## the baseline
==> flow/design.v (excerpt) <==
module mul(
    input  wire        clk,
    input  wire        rst,
    input  wire [63:0] lm,
    input  wire [63:0] rm,
    input  wire [1:0]  Data_type,
    output reg  [19:0] mul_out
);
make LEC_CHECK=0 CAP_MARGIN=20 CORE_ASPECT_RATIO=0.5 CORE_MARGIN=2 CORE_UTILIZATION=72 CTS_CLUSTER_DIAMETER=356 CTS_CLUSTER_SIZE=100 PLACE_DENSITY=0.36 SETUP_SLACK_MARGIN=-0.33 SLEW_MARGIN=20 TNS_END_PERCENT=10 finish   # period 3.32 ns
run.sh (not shown) runs the stock make flow with config.mk's settings and CLKGATE_MAP_FILE=.
Run status, the baseline: aborted in 4_1_cts, error DPL-0033
Edits applied to the flow inputs when going from the baseline to the candidate:
# the baseline
export LEC_CHECK = 0
export CAP_MARGIN = 20
export CORE_ASPECT_RATIO = 0.5
export CORE_MARGIN = 2
export CORE_UTILIZATION = 72
export CTS_CLUSTER_DIAMETER = 356
export CTS_CLUSTER_SIZE = 100
export PLACE_DENSITY = 0.36
export SETUP_SLACK_MARGIN = -0.33
export SLEW_MARGIN = 20
export TNS_END_PERCENT = 10
create_clock -name core_clock -period 3.32 [get_ports {clk}]
# the candidate
export LEC_CHECK = 0
export CAP_MARGIN = 20
export CORE_MARGIN = 2
export CORE_UTILIZATION = 69
export SLEW_MARGIN = 20
create_clock -name core_clock -period 6.26 [get_ports {clk}]
==> results <==
Out of the candidate and the baseline, the only run to close with the timing, DRC and antenna checks passing was the candidate.
Worst setup slack before clock tree synthesis (the candidate over the baseline): increase, 2400 ps
The baseline → the candidate: die area increased by about 4% relative to the old numbers; core outline area up 2800 sq um; final weighted congestion of routability-driven global placement moved down; Yosys chip area stayed essentially flat.

---

## rev 12
mul again, from the RTL that the note above started with.
make LEC_CHECK=0 CAP_MARGIN=20 CORE_MARGIN=2 CORE_UTILIZATION=72 CTS_CLUSTER_DIAMETER=386 CTS_CLUSTER_SIZE=21 PLACE_DENSITY=0.67 SETUP_SLACK_MARGIN=-0.35 SLEW_MARGIN=20 finish   # period 3.56 ns
Tool error DPL-0038 stopped rev 12 during 4_1_cts; no final results.
#### Input delta (rev 13 over rev 12)
Settings: removing CTS_CLUSTER_SIZE (formerly 21); changing CORE_UTILIZATION from 72 to 40; removing PLACE_DENSITY (formerly 0.67); removing SETUP_SLACK_MARGIN (formerly -0.35); removing CTS_CLUSTER_DIAMETER (formerly 386); changing the clock period (ns, I/O delays scaled along) from 3.56 to 6.5.
Results
- Rev 13 completed every stage of the flow, and the final layout passed the timing, DRC and antenna checks.
- The log for rev 12 ends in 4_1_cts with error DPL-0038, so the run never completed.
- As of rev 13, total placed cells including tap cells had fallen by a few percent compared to rev 12.
- Placed wire-length estimate: rev 13 < rev 12
- From rev 12 to rev 13 the numbers moved as follows: full die area rose 79%, routability-driven placement congestion ratio dropped 13%, height of the die picked up an extra about 34%.

---

sierra:
mul again, from the RTL that the note above started with.
make LEC_CHECK=0 CAP_MARGIN=20 CORE_MARGIN=2 CORE_UTILIZATION=72 CTS_CLUSTER_DIAMETER=386 CTS_CLUSTER_SIZE=21 PLACE_DENSITY=0.67 SETUP_SLACK_MARGIN=0.18 SLEW_MARGIN=20 TNS_END_PERCENT=5 finish   # period 3.56 ns
sierra | ERROR | 5_1_grt
Changes in xenon relative to sierra:
--- a/flow/config.mk
+++ b/flow/config.mk
@@ -8,9 +8,4 @@
 export CAP_MARGIN = 20
 export CORE_MARGIN = 2
-export CORE_UTILIZATION = 72
-export CTS_CLUSTER_DIAMETER = 386
-export CTS_CLUSTER_SIZE = 21
-export PLACE_DENSITY = 0.67
-export SETUP_SLACK_MARGIN = 0.18
+export CORE_UTILIZATION = 65
 export SLEW_MARGIN = 20
-export TNS_END_PERCENT = 5
==> flow/constraint.sdc <==
create_clock -name core_clock -period 5.26 [get_ports {clk}]
set_input_delay 1.0520 -clock core_clock [delete_from_list [all_inputs] [get_ports {clk}]]
set_output_delay 1.0520 -clock core_clock [all_outputs]
set_load 0.01 [all_outputs]
## What came out
Completing all stages was not enough for xenon: its layout failed the final checks because of negative setup slack. Count of placed standard cells including taps (xenon over sierra): decrease, 160. Placer's final routability congestion estimate for xenon is lower than for sierra. | number of sinks driven by the clock tree | xenon vs sierra | ≈ equal |. On starting density of the core, the higher figure sits with sierra, not xenon. Taking sierra as the reference, in xenon die area has increased; post-CTS repair timing setup buffer count went down; vertical die size up 5.2%; synthesized area held.

---

== run A ==
mul again, from the RTL that the note above started with.
export LEC_CHECK = 0
export CAP_MARGIN = 20
export CORE_MARGIN = 2
export CORE_UTILIZATION = 70
export CTS_CLUSTER_SIZE = 37
export MAX_ROUTING_LAYER = met4
export PLACE_DENSITY = 0.65
export SLEW_MARGIN = 20
export TNS_END_PERCENT = 5
create_clock -name core_clock -period 5.7 [get_ports {clk}]
The final report for run A shows a completed flow and a layout that fails verification, specifically setup timing.
Here is what was changed in the inputs of run B compared with run A.
Settings: a deleted MAX_ROUTING_LAYER that had been met4; a change of CORE_UTILIZATION from 70 to 71; a deleted TNS_END_PERCENT that had been 5; a change of CTS_CLUSTER_SIZE from 37 to 34; a change of the clock period (ns, I/O delays scaled along) from 5.7 to 5.26.
Notes after the runs:
- Run B | ERROR | 5_1_grt
- Run A → run B: die width shrank by 0.70%; synthesized cell count ~0 delta.
- Core utilization at floorplan: higher on run B
- | HPWL reported at the end of detailed placement | run B vs run A | worse |
- Die footprint: run B better than run A
- Post-cts resize count in run B is 150 higher than in run A
- Comparing run B against run A, there is no change at all in mean post-synth cell area.
- As far as yosys cell count goes, run A and run B are indistinguishable; the numbers are identical.
- Comparing run B with run A, the share of the synthesized netlist area taken by xor and xnor gates came out essentially unchanged.
Inputs modified between run B and run C:
Settings: clearing PLACE_DENSITY, which used to be 0.65; swapping 71 for 57 in CORE_UTILIZATION; swapping 34 for 37 in CTS_CLUSTER_SIZE; swapping 5.26 for 5.12 in the clock period (ns, I/O delays scaled along).
[summary]
The flow for run C finished, though final verification flagged setup timing. Diff run B -> run C: synthesized area ~0 delta; worst-case setup slack after placement -0.078 ns; area enclosed by the die boundary +about 24%; post-CTS repair timing setup buffer count -about 43%. When run C is measured against run B, its number of placed instances with taps included turns out about 4.3% higher. Diff run B -> run C | post-cts repair resize count | down by more than a quarter.
Inputs modified between run C and run D:
Settings: PLACE_DENSITY newly set to 0.65; CORE_UTILIZATION changed from 57 to 71; CTS_CLUSTER_SIZE changed from 37 to 39; the clock period (ns, I/O delays scaled along) changed from 5.12 to 5.32.
Results
- 5_1_grt: run D exited with error
- Between run D and run C, the post-DP HPWL is higher for run D.
- Comparing run D against run C, there is no change at all in parity-gate share of the synthesized area counting xor and xnor cells.
- Delta(chip footprint, run D - run C) < 0
- Proportion of synthesized chip area in sequential cells: run D vs run C identical

---

mul again, from the RTL that the note above started with.
## mul
module mul(
    input  wire        clk,
    input  wire        rst,
    input  wire [63:0] lm,
    input  wire [63:0] rm,
    input  wire [1:0]  Data_type,
    output reg  [19:0] mul_out
);
wire is_8;
wire is_exp4;
wire is_ternary;
assign is_8 = Data_type==2'b11 || Data_type==2'b00; 
assign lm_is_int8 = Data_type==2'b11;
assign is_exp4 = Data_type==2'b10;
assign is_ternary = Data_type==2'b01;
wire [8:0] lms_0;
wire [8:0] lms_1;
wire [8:0] lms_2;
wire [8:0] lms_3;
wire [8:0] lms_4;
wire [8:0] lms_5;
wire [8:0] lms_6;
wire [8:0] lms_7;
wire [7:0] rm8_0;
wire [7:0] rm8_1;
wire [7:0] rm8_2;
wire [7:0] rm8_3;
wire [7:0] rm8_4;
wire [7:0] rm8_5;
wire [7:0] rm8_6;
wire [7:0] rm8_7;
wire [16:0] mul_int8_0;
wire [16:0] mul_int8_1;
wire [16:0] mul_int8_2;
wire [16:0] mul_int8_3;
wire [16:0] mul_int8_4;
wire [16:0] mul_int8_5;
wire [16:0] mul_int8_6;
wire [16:0] mul_int8_7;
assign lms_0 = !is_8 ? 9'd0 : lm_is_int8 ? {lm[7 ],lm[7 :0 ]} : {1'b0,lm[7 :0 ]};
assign lms_1 = !is_8 ? 9'd0 : lm_is_int8 ? {lm[15],lm[15:8 ]} : {1'b0,lm[15:8 ]};
assign lms_2 = !is_8 ? 9'd0 : lm_is_int8 ? {lm[23],lm[23:16]} : {1'b0,lm[23:16]};
assign lms_3 = !is_8 ? 9'd0 : lm_is_int8 ? {lm[31],lm[31:24]} : {1'b0,lm[31:24]};
assign lms_4 = !is_8 ? 9'd0 : lm_is_int8 ? {lm[39],lm[39:32]} : {1'b0,lm[39:32]};
assign lms_5 = !is_8 ? 9'd0 : lm_is_int8 ? {lm[47],lm[47:40]} : {1'b0,lm[47:40]};
assign lms_6 = !is_8 ? 9'd0 : lm_is_int8 ? {lm[55],lm[55:48]} : {1'b0,lm[55:48]};
assign lms_7 = !is_8 ? 9'd0 : lm_is_int8 ? {lm[63],lm[63:56]} : {1'b0,lm[63:56]};
assign {rm8_7,rm8_6,rm8_5,rm8_4,rm8_3,rm8_2,rm8_1,rm8_0} = rm;
mul_int8     u_mul_int8_0(
     .rs1   (lms_0     )
    ,.rs2   (rm8_0     )
    ,.mul   (mul_int8_0)
);
mul_int8     u_mul_int8_1(
     .rs1   (lms_1     )
    ,.rs2   (rm8_1     )
    ,.mul   (mul_int8_1)
);
mul_int8     u_mul_int8_2(
     .rs1   (lms_2     )
    ,.rs2   (rm8_2     )
    ,.mul   (mul_int8_2)
);
mul_int8     u_mul_int8_3(
     .rs1   (lms_3     )
    ,.rs2   (rm8_3     )
    ,.mul   (mul_int8_3)
);
mul_int8     u_mul_int8_4(
  ...
Settings: LEC_CHECK=0, ABC_AREA=1, CAP_MARGIN=35, CELL_PAD_IN_SITES_DETAIL_PLACEMENT=2, CORE_ASPECT_RATIO=0.77, CORE_MARGIN=2, CORE_UTILIZATION=40, CTS_CLUSTER_SIZE=73, GPL_ROUTABILITY_DRIVEN=0, GPL_TIMING_DRIVEN=0, MAX_ROUTING_LAYER=met4, MIN_ROUTING_LAYER=met1, SLEW_MARGIN=5, TNS_END_PERCENT=35; clock period 11.0 ns.
Rerun with:
Settings changed: ABC_AREA 1 to default, CTS_CLUSTER_SIZE 73 to 28, GPL_ROUTABILITY_DRIVEN 0 to default, SLEW_MARGIN 5 to 20.
The changed run died in global routing on ODB-0269.
Area after synthesis is higher by 7.5%.
Synthesized cell count is lower by 1.2%.
Die area is higher by 7.4%.
Rerun with:
Settings changed: CAP_MARGIN 35 to 20, CELL_PAD_IN_SITES_DETAIL_PLACEMENT 2 to default, CORE_ASPECT_RATIO 0.77 to default, CORE_UTILIZATION 40 to 66, CTS_CLUSTER_SIZE 28 to default, GPL_TIMING_DRIVEN 0 to default, MAX_ROUTING_LAYER met4 to default, MIN_ROUTING_LAYER met1 to default, TNS_END_PERCENT 35 to default.
Clock period 11.0 ns to 5.32 ns, I/O delays scaled along.
This time the run reached the layout checks and failed them: setup timing; die area falls by 39%; synthesized area is unchanged; synthesized cell count does not change.
